==> flow/design.v <==
module datapath (
    part,
    clock,
    value,
    positive,
    reset,
    counter,
    result
);
    input part;
    input clock;
    input [15:0] value;
    input positive;
    input reset;
    output [15:0] counter;
    output [15:0] result;
    wire [15:0] _65 = 16'b0000000000000000;
    wire [15:0] _64 = 16'b0000000000000000;
    wire _102;
    wire _100;
    wire _101;
    wire _103;
    wire [15:0] _104;
    wire _96;
    wire _92;
    wire _93;
    wire _90;
    wire _91;
    wire _94;
    wire _95;
    wire _97;
    wire [15:0] _98;
    wire _86;
    wire _84;
    wire _81;
    wire _82;
    wire _79;
    wire _80;
    wire _83;
    wire _85;
    wire _87;
    wire [15:0] _88;
    wire [41:0] _73 = 42'b000000000000000000000010100011110101110001;
    wire [25:0] _71 = 26'b00000000000000000000000000;
    wire [41:0] _72;
    wire [83:0] _74;
    wire [57:0] _75;
    wire [25:0] _70 = 26'b00000000000000000000000000;
    wire [83:0] _76;
    wire [15:0] _77;
    wire [15:0] _78;
    wire [15:0] _89;
    wire [15:0] _99;
    wire [15:0] _105;
    wire [15:0] _67 = 16'b0000000000000001;
    wire [15:0] _68;
    wire [15:0] _62 = 16'b0000000000000000;
    wire [15:0] _58 = 16'b0000000001100100;
    wire [41:0] _53 = 42'b000000000000000000000010100011110101110001;
    wire [25:0] _51 = 26'b00000000000000000000000000;
    wire [41:0] _52;
    wire [83:0] _54;
    wire [57:0] _55;
    wire [25:0] _50 = 26'b00000000000000000000000000;
    wire [83:0] _56;
    wire [15:0] _57;
    wire [31:0] _59;
    wire [15:0] _60;
    wire [15:0] _48 = 16'b0000000000110010;
    wire [15:0] _44 = 16'b0000000001100100;
    wire [41:0] _39 = 42'b000000000000000000000010100011110101110001;
    wire [25:0] _37 = 26'b00000000000000000000000000;
    wire [41:0] _38;
    wire [83:0] _40;
    wire [57:0] _41;
    wire [25:0] _36 = 26'b00000000000000000000000000;
    wire [83:0] _42;
    wire [15:0] _43;
    wire [31:0] _45;
    wire [15:0] _46;
    wire [15:0] _34;
    wire [15:0] _29 = 16'b0000000001100100;
    wire [41:0] _24 = 42'b000000000000000000000010100011110101110001;
    wire [25:0] _22 = 26'b00000000000000000000000000;
    wire [41:0] _23;
    wire [83:0] _25;
    wire [57:0] _26;
    wire [25:0] _21 = 26'b00000000000000000000000000;
    wire [83:0] _27;
    wire [15:0] _28;
    wire [31:0] _30;
    wire [15:0] _31;
    wire [15:0] _32;
    wire [15:0] _19 = 16'b0000000001100100;
    wire [15:0] _20;
    wire [15:0] _33;
    wire [15:0] _35;
    wire [15:0] _47;
    wire [15:0] _49;
    wire [15:0] _61;
    wire _63;
    wire [15:0] _69;
    wire _2;
    wire [15:0] _106;
    wire [15:0] _107;
    wire [15:0] _3;
    reg [15:0] _66;
    wire vdd = 1'b1;
    wire [15:0] _16 = 16'b0000000000000000;
    wire [15:0] _15 = 16'b0000000000000000;
    wire _6;
    wire [15:0] _137 = 16'b0000000000110010;
    wire [15:0] _133 = 16'b0000000001100100;
    wire [41:0] _128 = 42'b000000000000000000000010100011110101110001;
    wire [25:0] _126 = 26'b00000000000000000000000000;
    wire [41:0] _127;
    wire [83:0] _129;
    wire [57:0] _130;
    wire [25:0] _125 = 26'b00000000000000000000000000;
    wire [83:0] _131;
    wire [15:0] _132;
    wire [31:0] _134;
    wire [15:0] _135;
    wire [15:0] _123;
    wire [15:0] _118 = 16'b0000000001100100;
    wire [41:0] _113 = 42'b000000000000000000000010100011110101110001;
    wire [25:0] _111 = 26'b00000000000000000000000000;
    wire [41:0] _112;
    wire [83:0] _114;
    wire [57:0] _115;
    wire [25:0] _110 = 26'b00000000000000000000000000;
    wire [83:0] _116;
    wire [15:0] _117;
    wire [31:0] _119;
    wire [15:0] _120;
    wire [15:0] _8;
    wire [15:0] _121;
    wire [15:0] _108 = 16'b0000000001100100;
    wire [15:0] _109;
    wire [15:0] _122;
    wire _10;
    wire [15:0] _124;
    wire [15:0] _136;
    wire _12;
    wire [15:0] _138;
    wire [15:0] _13;
    reg [15:0] _18;
    assign _102 = _49 == _62;
    assign _100 = _18 == _62;
    assign _101 = ~ _100;
    assign _103 = _101 & _102;
    assign _104 = _103 ? _67 : _62;
    assign _96 = _49 < _18;
    assign _92 = _49 == _62;
    assign _93 = ~ _92;
    assign _90 = _18 == _62;
    assign _91 = ~ _90;
    assign _94 = _91 & _93;
    assign _95 = _94 & _10;
    assign _97 = _95 & _96;
    assign _98 = _97 ? _67 : _62;
    assign _86 = _18 < _49;
    assign _84 = ~ _10;
    assign _81 = _49 == _62;
    assign _82 = ~ _81;
    assign _79 = _18 == _62;
    assign _80 = ~ _79;
    assign _83 = _80 & _82;
    assign _85 = _83 & _84;
    assign _87 = _85 & _86;
    assign _88 = _87 ? _67 : _62;
    assign _72 = { _71, _8 };
    assign _74 = _72 * _73;
    assign _75 = _74[83:26];
    assign _76 = { _70, _75 };
    assign _77 = _76[15:0];
    assign _78 = _66 + _77;
    assign _89 = _78 + _88;
    assign _99 = _89 + _98;
    assign _105 = _99 + _104;
    assign _68 = _66 + _67;
    assign _52 = { _51, _49 };
    assign _54 = _52 * _53;
    assign _55 = _54[83:26];
    assign _56 = { _50, _55 };
    assign _57 = _56[15:0];
    assign _59 = _57 * _58;
    assign _60 = _59[15:0];
    assign _38 = { _37, _35 };
    assign _40 = _38 * _39;
    assign _41 = _40[83:26];
    assign _42 = { _36, _41 };
    assign _43 = _42[15:0];
    assign _45 = _43 * _44;
    assign _46 = _45[15:0];
    assign _34 = _18 + _32;
    assign _23 = { _22, _8 };
    assign _25 = _23 * _24;
    assign _26 = _25[83:26];
    assign _27 = { _21, _26 };
    assign _28 = _27[15:0];
    assign _30 = _28 * _29;
    assign _31 = _30[15:0];
    assign _32 = _8 - _31;
    assign _20 = _18 + _19;
    assign _33 = _20 - _32;
    assign _35 = _10 ? _34 : _33;
    assign _47 = _35 - _46;
    assign _49 = _12 ? _48 : _47;
    assign _61 = _49 - _60;
    assign _63 = _61 == _62;
    assign _69 = _63 ? _68 : _66;
    assign _2 = part;
    assign _106 = _2 ? _105 : _69;
    assign _107 = _12 ? _62 : _106;
    assign _3 = _107;
    always @(posedge _6) begin
        _66 <= _3;
    end
    assign _6 = clock;
    assign _127 = { _126, _124 };
    assign _129 = _127 * _128;
    assign _130 = _129[83:26];
    assign _131 = { _125, _130 };
    assign _132 = _131[15:0];
    assign _134 = _132 * _133;
    assign _135 = _134[15:0];
    assign _123 = _18 + _121;
    assign _112 = { _111, _8 };
    assign _114 = _112 * _113;
    assign _115 = _114[83:26];
    assign _116 = { _110, _115 };
    assign _117 = _116[15:0];
    assign _119 = _117 * _118;
    assign _120 = _119[15:0];
    assign _8 = value;
    assign _121 = _8 - _120;
    assign _109 = _18 + _108;
    assign _122 = _109 - _121;
    assign _10 = positive;
    assign _124 = _10 ? _123 : _122;
    assign _136 = _124 - _135;
    assign _12 = reset;
    assign _138 = _12 ? _137 : _136;
    assign _13 = _138;
    always @(posedge _6) begin
        _18 <= _13;
    end
    assign counter = _18;
    assign result = _66;
endmodule
Settings: LEC_CHECK=0, CAP_MARGIN=20, CORE_MARGIN=2, CORE_UTILIZATION=67, CTS_CLUSTER_DIAMETER=206, CTS_CLUSTER_SIZE=80, GPL_TIMING_DRIVEN=1, HOLD_SLACK_MARGIN=-0.04, MAX_ROUTING_LAYER=met4, SLEW_MARGIN=10, TNS_END_PERCENT=90; clock period 33.0 ns.
run.sh (not shown) runs the stock make flow with config.mk's settings and CLKGATE_MAP_FILE=.
The starting point reached the layout checks and failed them: negative setup slack.
==> next run, changes <==
ABC_AREA = 1   (was unset)
CORE_UTILIZATION = 72   (was 67)
HOLD_SLACK_MARGIN = 0.29   (was -0.04)
PLACE_DENSITY = 0.37   (was unset)
SETUP_SLACK_MARGIN = 5.0   (was unset)
TNS_END_PERCENT = 70   (was 90)
clock period = 36.9 ns   (was 33.0 ns; I/O delays follow)
With this change the flow completed without violations.
Area after synthesis climbs by 4.9%.
Design area fell by about 6%.
Via count is higher by about 3%.
Wire length came out higher by about 2.4%.
==> next run, changes <==
ABC_AREA = unset   (was 1)
CTS_CLUSTER_DIAMETER = 25   (was 206)
CTS_CLUSTER_SIZE = 59   (was 80)
HOLD_SLACK_MARGIN = unset   (was 0.29)
PLACE_DENSITY = 0.64   (was 0.37)
SLEW_MARGIN = 20   (was 10)
TNS_END_PERCENT = 80   (was 70)
clock period = 17.7 ns   (was 36.9 ns; I/O delays follow)
Result: The new run never finished: it broke off in global routing on GRT-0116; synthesized cell count falls by about a fifth; synthesized area shrinks by a few percent; die area fell by a few percent.
==> next run, changes <==
CORE_UTILIZATION = 10   (was 72)
CTS_CLUSTER_DIAMETER = unset   (was 25)
CTS_CLUSTER_SIZE = unset   (was 59)
GPL_TIMING_DRIVEN = unset   (was 1)
MAX_ROUTING_LAYER = unset   (was met4)
PLACE_DENSITY = unset   (was 0.64)
SETUP_SLACK_MARGIN = unset   (was 5.0)
TNS_END_PERCENT = unset   (was 80)
clock period = 58.6 ns   (was 17.7 ns; I/O delays follow)
With this change the flow passed the timing, DRC and antenna checks.
Area after synthesis does not change.
Synthesized cell count stays the same.
Die area rose to 7.0 times its value.
==> next run, changes <==
CORE_UTILIZATION = 66   (was 10)
clock period = 34.3 ns   (was 58.6 ns; I/O delays follow)
What happened: This time the run reached the layout checks and failed them: negative setup slack; wire length grows by 9.7%; non-clock buffer count rose by 525; worst setup slack got worse by 15 ns.
==> next run, changes <==
CELL_PAD_IN_SITES_DETAIL_PLACEMENT = 1   (was unset)
CORE_ASPECT_RATIO = 1.26   (was unset)
CORE_UTILIZATION = 31   (was 66)
clock period = 41.2 ns   (was 34.3 ns; I/O delays follow)
Effect:
- With this change the flow finished clean
- cell count increases by 1.2%
- synthesized cell count is unchanged
- cell area went down by 13%
- count of clock-buffer cells in the layout does not change
- setup slack improves by 3.9 ns
- first-iteration DRC count goes down by 50%
- clock skew is lower by 0.0036 ns
- sequential cell count is unchanged
